==> run F: inputs <==
==> flow/design.v <==
module APB_INT_Count#(
    parameter DATA_WIDTH = 32,
    parameter ADDR_WIDTH = 16
) 
(
    input  wire                     PCLK,         
    input  wire                     PRESETn,      
    input  wire                     PSEL,         
    input  wire                     PENABLE,      
    input  wire                     PWRITE,       
    input  wire [ADDR_WIDTH-1:0]    PADDR,        
    input  wire [DATA_WIDTH-1:0]    PWDATA,       
    output reg  [DATA_WIDTH-1:0]    PRDATA,       
    output reg                      PREADY,       
    output reg                      PSLVERR,      
    output  wire                    linux_irq,    
    output  wire                    lim_irq,      
    output  wire                    itim_irq,     
    input  wire                     linux_ack,    
    input  wire                     lim_ack,      
    input  wire                     itim_ack      
);
    reg [DATA_WIDTH-1:0] control_regs[0:3];           
    reg [DATA_WIDTH-1:0] linux_count[0:9];            
    reg [DATA_WIDTH-1:0] lim_count[0:9];              
    reg [DATA_WIDTH-1:0] itim_count[0:9];             
    reg invalid_access;   
    always @(posedge PCLK) begin
        if (!PRESETn) begin
            integer x;
            for (x = 0; x < 10; x = x + 1) begin
                linux_count[x] <= {DATA_WIDTH{1'b0}};
            end
        end else if (PSEL && PENABLE && PWRITE && (PADDR == 16'h0010)) begin
            linux_count[0] <= PWDATA;   
        end else if (linux_irq) begin
            linux_count[0] <= linux_count[0] + 1;
        end else if (linux_ack) begin
            integer j;
            for (j = 9; j > 0; j = j - 1) begin
                linux_count[j] <= linux_count[j-1];
            end
            linux_count[0] <= 0;
        end
    end
    always @(posedge PCLK) begin
        if (!PRESETn) begin
            integer y;
            for (y = 0; y < 10; y = y + 1) begin
                lim_count[y] <= {DATA_WIDTH{1'b0}};
            end
        end else if (PSEL && PENABLE && PWRITE && (PADDR == 16'h0040)) begin
            lim_count[0] <= PWDATA;   
        end else if (lim_irq) begin
            lim_count [0] <= lim_count[0] + 1;
        end else if (lim_ack) begin
            integer k;
            for (k = 9; k > 0; k = k - 1) begin 
                lim_count[k] <= lim_count[k-1];
            end
            lim_count[0] <= 0;
        end
    end
    always @(posedge PCLK) begin
        if (!PRESETn) begin
            integer z;
            for (z = 0; z < 10; z = z + 1) begin
                itim_count[z] <= {DATA_WIDTH{1'b0}};
            end
        end else if (PSEL && PENABLE && PWRITE && (PADDR == 16'h0080)) begin
            itim_count[0] <= PWDATA;   
        end else if (itim_irq) begin
            itim_count [0] <= itim_count[0] + 1;
        end else if (itim_ack) begin
            integer l;
            for (l = 9; l > 0; l = l - 1) begin
                itim_count[l] <= itim_count[l-1];
            end
            itim_count[0] <= 0;
        end
    end 
    localparam [31:0] VERSION = 32'h0000_0001;  
    assign linux_irq = control_regs[1][0];
    assign lim_irq = control_regs[2][0];
    assign itim_irq = control_regs[3][0];
    always @(posedge PCLK or negedge PRESETn) begin
        if (!PRESETn) begin
            integer i;
            for (i = 1; i < 4; i = i + 1) control_regs[i] <= {DATA_WIDTH{1'b0}};
            PREADY <= 1'b0;
            PRDATA <= {DATA_WIDTH{1'b0}};
            PSLVERR <= 1'b0;
            invalid_access <= 1'b0;
        end else begin
            PREADY <= 1'b1;
            PSLVERR <= 1'b0;
            if (linux_ack) begin
                control_regs[1][0] <= 0;
            end
            if (lim_ack) begin
                control_regs[2][0] <= 0;
            end            
            if (itim_ack) begin
                control_regs[3][0] <= 0;
            end
            invalid_access <= 1'b0;
            if (PSEL && PENABLE) begin
                if (PWRITE) begin  
                    case (PADDR)
                        16'h0000, 16'h0004, 16'h0008, 16'h000C:
                            control_regs[(PADDR >> 2)] <= PWDATA;
                        16'h0010, 16'h0040, 16'h0080: ;  
                        default: begin
                            invalid_access <= 1'b1;   
                        end
                    endcase
                end else begin
                    case (PADDR)
                        16'h0000: PRDATA <= VERSION;
                        16'h0004, 16'h0008, 16'h000C: PRDATA <= control_regs[(PADDR >> 2)];
                        16'h0010: PRDATA <= linux_count[0];
                        16'h0014: PRDATA <= linux_count[1];
                        16'h0018: PRDATA <= linux_count[2];
                        16'h001C: PRDATA <= linux_count[3];
                        16'h0020: PRDATA <= linux_count[4];
                        16'h0024: PRDATA <= linux_count[5];
                        16'h0028: PRDATA <= linux_count[6];
                        16'h002C: PRDATA <= linux_count[7];
                        16'h0030: PRDATA <= linux_count[8];
                        16'h0034: PRDATA <= linux_count[9];
                        16'h0040: PRDATA <= lim_count[0];
                        16'h0044: PRDATA <= lim_count[1];
                        16'h0048: PRDATA <= lim_count[2];
                        16'h004C: PRDATA <= lim_count[3];
                        16'h0050: PRDATA <= lim_count[4];
                        16'h0054: PRDATA <= lim_count[5];
                        16'h0058: PRDATA <= lim_count[6];
                        16'h005C: PRDATA <= lim_count[7];
                        16'h0060: PRDATA <= lim_count[8];
                        16'h0064: PRDATA <= lim_count[9];
                        16'h0080: PRDATA <= itim_count[0];
                        16'h0084: PRDATA <= itim_count[1];
                        16'h0088: PRDATA <= itim_count[2];
                        16'h008C: PRDATA <= itim_count[3];
                        16'h0090: PRDATA <= itim_count[4];
                        16'h0094: PRDATA <= itim_count[5];
                        16'h0098: PRDATA <= itim_count[6];
                        16'h009C: PRDATA <= itim_count[7];
                        16'h00A0: PRDATA <= itim_count[8];
                        16'h00A4: PRDATA <= itim_count[9];
                        default: begin
                            PRDATA <= {DATA_WIDTH{1'b0}};   
                            invalid_access <= 1'b1;         
                        end
                    endcase
                end 
                if (invalid_access) begin
                    PSLVERR <= 1'b1;
                    PREADY <= 1'b0;   
                end else begin
                    PSLVERR <= 1'b0;
                    PREADY <= 1'b1;   
                end
            end else begin
                    PREADY <= 1'b0;   
            end
        end
    end
endmodule
==> flow/run.sh <==
#!/bin/bash
# the make line also repeats each setting of config.mk as NAME=value (left out here)
make -C /OpenROAD-flow-scripts/flow DESIGN_CONFIG=/design/flow/config.mk WORK_HOME=/design/flow/orfs CLKGATE_MAP_FILE= finish
==> flow/config.mk <==
export PLATFORM = sky130hd
export DESIGN_NAME = APB_INT_Count
export DESIGN_NICKNAME = APB_INT_Count
export VERILOG_FILES = /design/flow/design.v
export SDC_FILE = /design/flow/constraint.sdc
export NUM_CORES = 4
export LEC_CHECK = 0
export ABC_AREA = 1
export CAP_MARGIN = 20
export CELL_PAD_IN_SITES_DETAIL_PLACEMENT = 2
export CORE_ASPECT_RATIO = 1.01
export CORE_MARGIN = 5
export CORE_UTILIZATION = 51
export CTS_CLUSTER_SIZE = 95
export GPL_ROUTABILITY_DRIVEN = 0
export GPL_TIMING_DRIVEN = 0
export MIN_ROUTING_LAYER = met2
export SLEW_MARGIN = 10
==> flow/constraint.sdc <==
create_clock -name core_clock -period 7.14 [get_ports {PCLK}]
set_input_delay 1.4280 -clock core_clock [delete_from_list [all_inputs] [get_ports {PCLK}]]
set_output_delay 1.4280 -clock core_clock [all_outputs]
set_load 0.01 [all_outputs]
==> run H: changes against run F <==
==> flow/config.mk (replaced) <==
export PLATFORM = sky130hd
export DESIGN_NAME = APB_INT_Count
export DESIGN_NICKNAME = APB_INT_Count
export VERILOG_FILES = /design/flow/design.v
export SDC_FILE = /design/flow/constraint.sdc
export NUM_CORES = 4
export LEC_CHECK = 0
export CAP_MARGIN = 20
export CORE_MARGIN = 2
export CORE_UTILIZATION = 66
export CTS_CLUSTER_SIZE = 62
export SETUP_SLACK_MARGIN = 1.28
export SLEW_MARGIN = 20
==> flow/constraint.sdc (replaced) <==
create_clock -name core_clock -period 4.87 [get_ports {PCLK}]
set_input_delay 0.9740 -clock core_clock [delete_from_list [all_inputs] [get_ports {PCLK}]]
set_output_delay 0.9740 -clock core_clock [all_outputs]
set_load 0.01 [all_outputs]
==> comparison table <==
| quantity | run H | run F |
|---|---|---|
| Result of the run | no timing/DRC/antenna violations | did not finish |
| Stage where the flow stopped | - | detailed placement |
| Area share of and/or/nand/nor cells after synthesis | 0.218 | 0.167 |
| Synthesized netlist cell count | 5902 | 7269 |
| Std cell rows | 98 | 117 |
| Share of synthesized cell area in and-or and or-and compound cells | 0.219 | 0.249 |
| Most frequently used cell type in the post-synthesis netlist | nand2_1 | o21ai_0 |
| Register bit count reported by yosys | 1091 | 1123 |
| Area fraction in xor and xnor cells | 0.00519 | 0.00493 |
| Adder Share, Synth | 0.000795 | 0.000729 |
| Floorplan die height | 271 um | 329 um |
| Part of the Yosys area used for sequential elements | 0.476 | 0.455 |
| Net count after synthesis | 5961 | 7328 |
| Chip Area, Yosys | 47200 um2 | 51500 um2 |
| Post-Synthesis Mean Instance Area | 8.00 um2 | 7.09 um2 |
| Initial core utilization | 0.664 | 0.512 |
| Async SR Flop Fraction | 0.120 | 0.117 |
| Total standard cell area after synthesis | 47200 um2 | 51500 um2 |
| Number of flops mapped to enable cells by yosys | 0 | 32 |
| Floorplan die width | 271 um | 326 um |
| Die area | 73700 um2 | 107000 um2 |
| Top-area cell share | 0.407 | 0.373 |
| Area of the placeable core | 71100 um2 | 101000 um2 |
| Cells in synth_stat.txt | 5902 | 7269 |
| Distinct cells, synth | 82 | 41 |
| Mux frac, synth | 0.0303 | 0 |

---

==> run a: inputs <==
// APB_INT_Count: RTL as listed in full above, without the edits since
==> flow/config.mk <==
export PLATFORM = sky130hd
export DESIGN_NAME = APB_INT_Count
export DESIGN_NICKNAME = APB_INT_Count
export VERILOG_FILES = /design/flow/design.v
export SDC_FILE = /design/flow/constraint.sdc
export NUM_CORES = 4
export LEC_CHECK = 0
export CAP_MARGIN = 20
export CORE_MARGIN = 2
export CORE_UTILIZATION = 70
export CTS_CLUSTER_SIZE = 62
export SETUP_SLACK_MARGIN = 0.51
export SLEW_MARGIN = 20
==> flow/constraint.sdc <==
create_clock -name core_clock -period 3.76 [get_ports {PCLK}]
set_input_delay 0.7520 -clock core_clock [delete_from_list [all_inputs] [get_ports {PCLK}]]
set_output_delay 0.7520 -clock core_clock [all_outputs]
set_load 0.01 [all_outputs]
run.sh (not shown) runs the stock make flow with config.mk's settings and CLKGATE_MAP_FILE=.
==> inputs of run b, as changes to run a <==
- CORE_UTILIZATION: 70 -> 40
- CTS_CLUSTER_SIZE: 62 -> not set
- SETUP_SLACK_MARGIN: 0.51 -> not set
==> flow/constraint.sdc (replaced) <==
create_clock -name core_clock -period 10.0 [get_ports {PCLK}]
set_input_delay 2.0000 -clock core_clock [delete_from_list [all_inputs] [get_ports {PCLK}]]
set_output_delay 2.0000 -clock core_clock [all_outputs]
set_load 0.01 [all_outputs]
==> summary of the runs <==
Run a ran to the end with no violations. Run b passed the timing, design-rule and antenna checks. In run b the sequential share of layout area is higher than in run a, by 1.0 points. Between run a and run b, the lower first-iteration DRC count is in run b (gap 32%, measured against run b). Critical path depth: run a is higher than run b (1). In synthesized cell count, run a and run b do not differ. In run a the worst setup slack is lower than in run b, by 2800 ps. Clock skew: run b is lower than run a (22 ps). Between run a and run b, the lower cell count is in run a (gap 6.9%, measured against run b). Between run b and run a, the lower die size is in run a (gap about 70%, measured against run a). Routed wire length: run a is lower than run b (4.5%).
==> figures <==
Sequential cell area share: run b 42.4%; run a 41.4%
Max FO, Critical Path: run b 54; run a 10
Total GRT Usage: run b 30.3%; run a 50.9%
Top sig layer: run b met5; run a met4
M1 GR Usage: run b 40.4%; run a 61.7%
Layout net count: run b 5803; run a 5956
Floorplan Core Area: run b 118000 um2; run a 66900 um2
Max IR drop VDD: run b 0.128 mV; run a 0.534 mV
Power attributed to the clock group: run b 0.00431 W; run a 0.0112 W
Met2 routed wirelength: run b 81700 um; run a 75100 um
Fp util: run b 40.2%; run a 70.6%
Type of the worst min-delay path: run b register to register; run a input pin to asynchronous set/reset pin
HPWL after DPL: run b 116000 um; run a 117000 um
Comb. pwr: run b 0.000363 W; run a 0.00108 W
Non-clk buf share: run b 3.89%; run a 7.89%
Outcome: run b complete, no violations; run a complete, no violations
Ratio of routed vias to standard cells: run b 6.07; run a 6.91
Number of antenna repair diodes: run b 2; run a 6
Tool warning count: run b 57; run a 39
WL per Instance: run b 25.8 um; run a 26.5 um
Power and IR drop assume default switching activity.
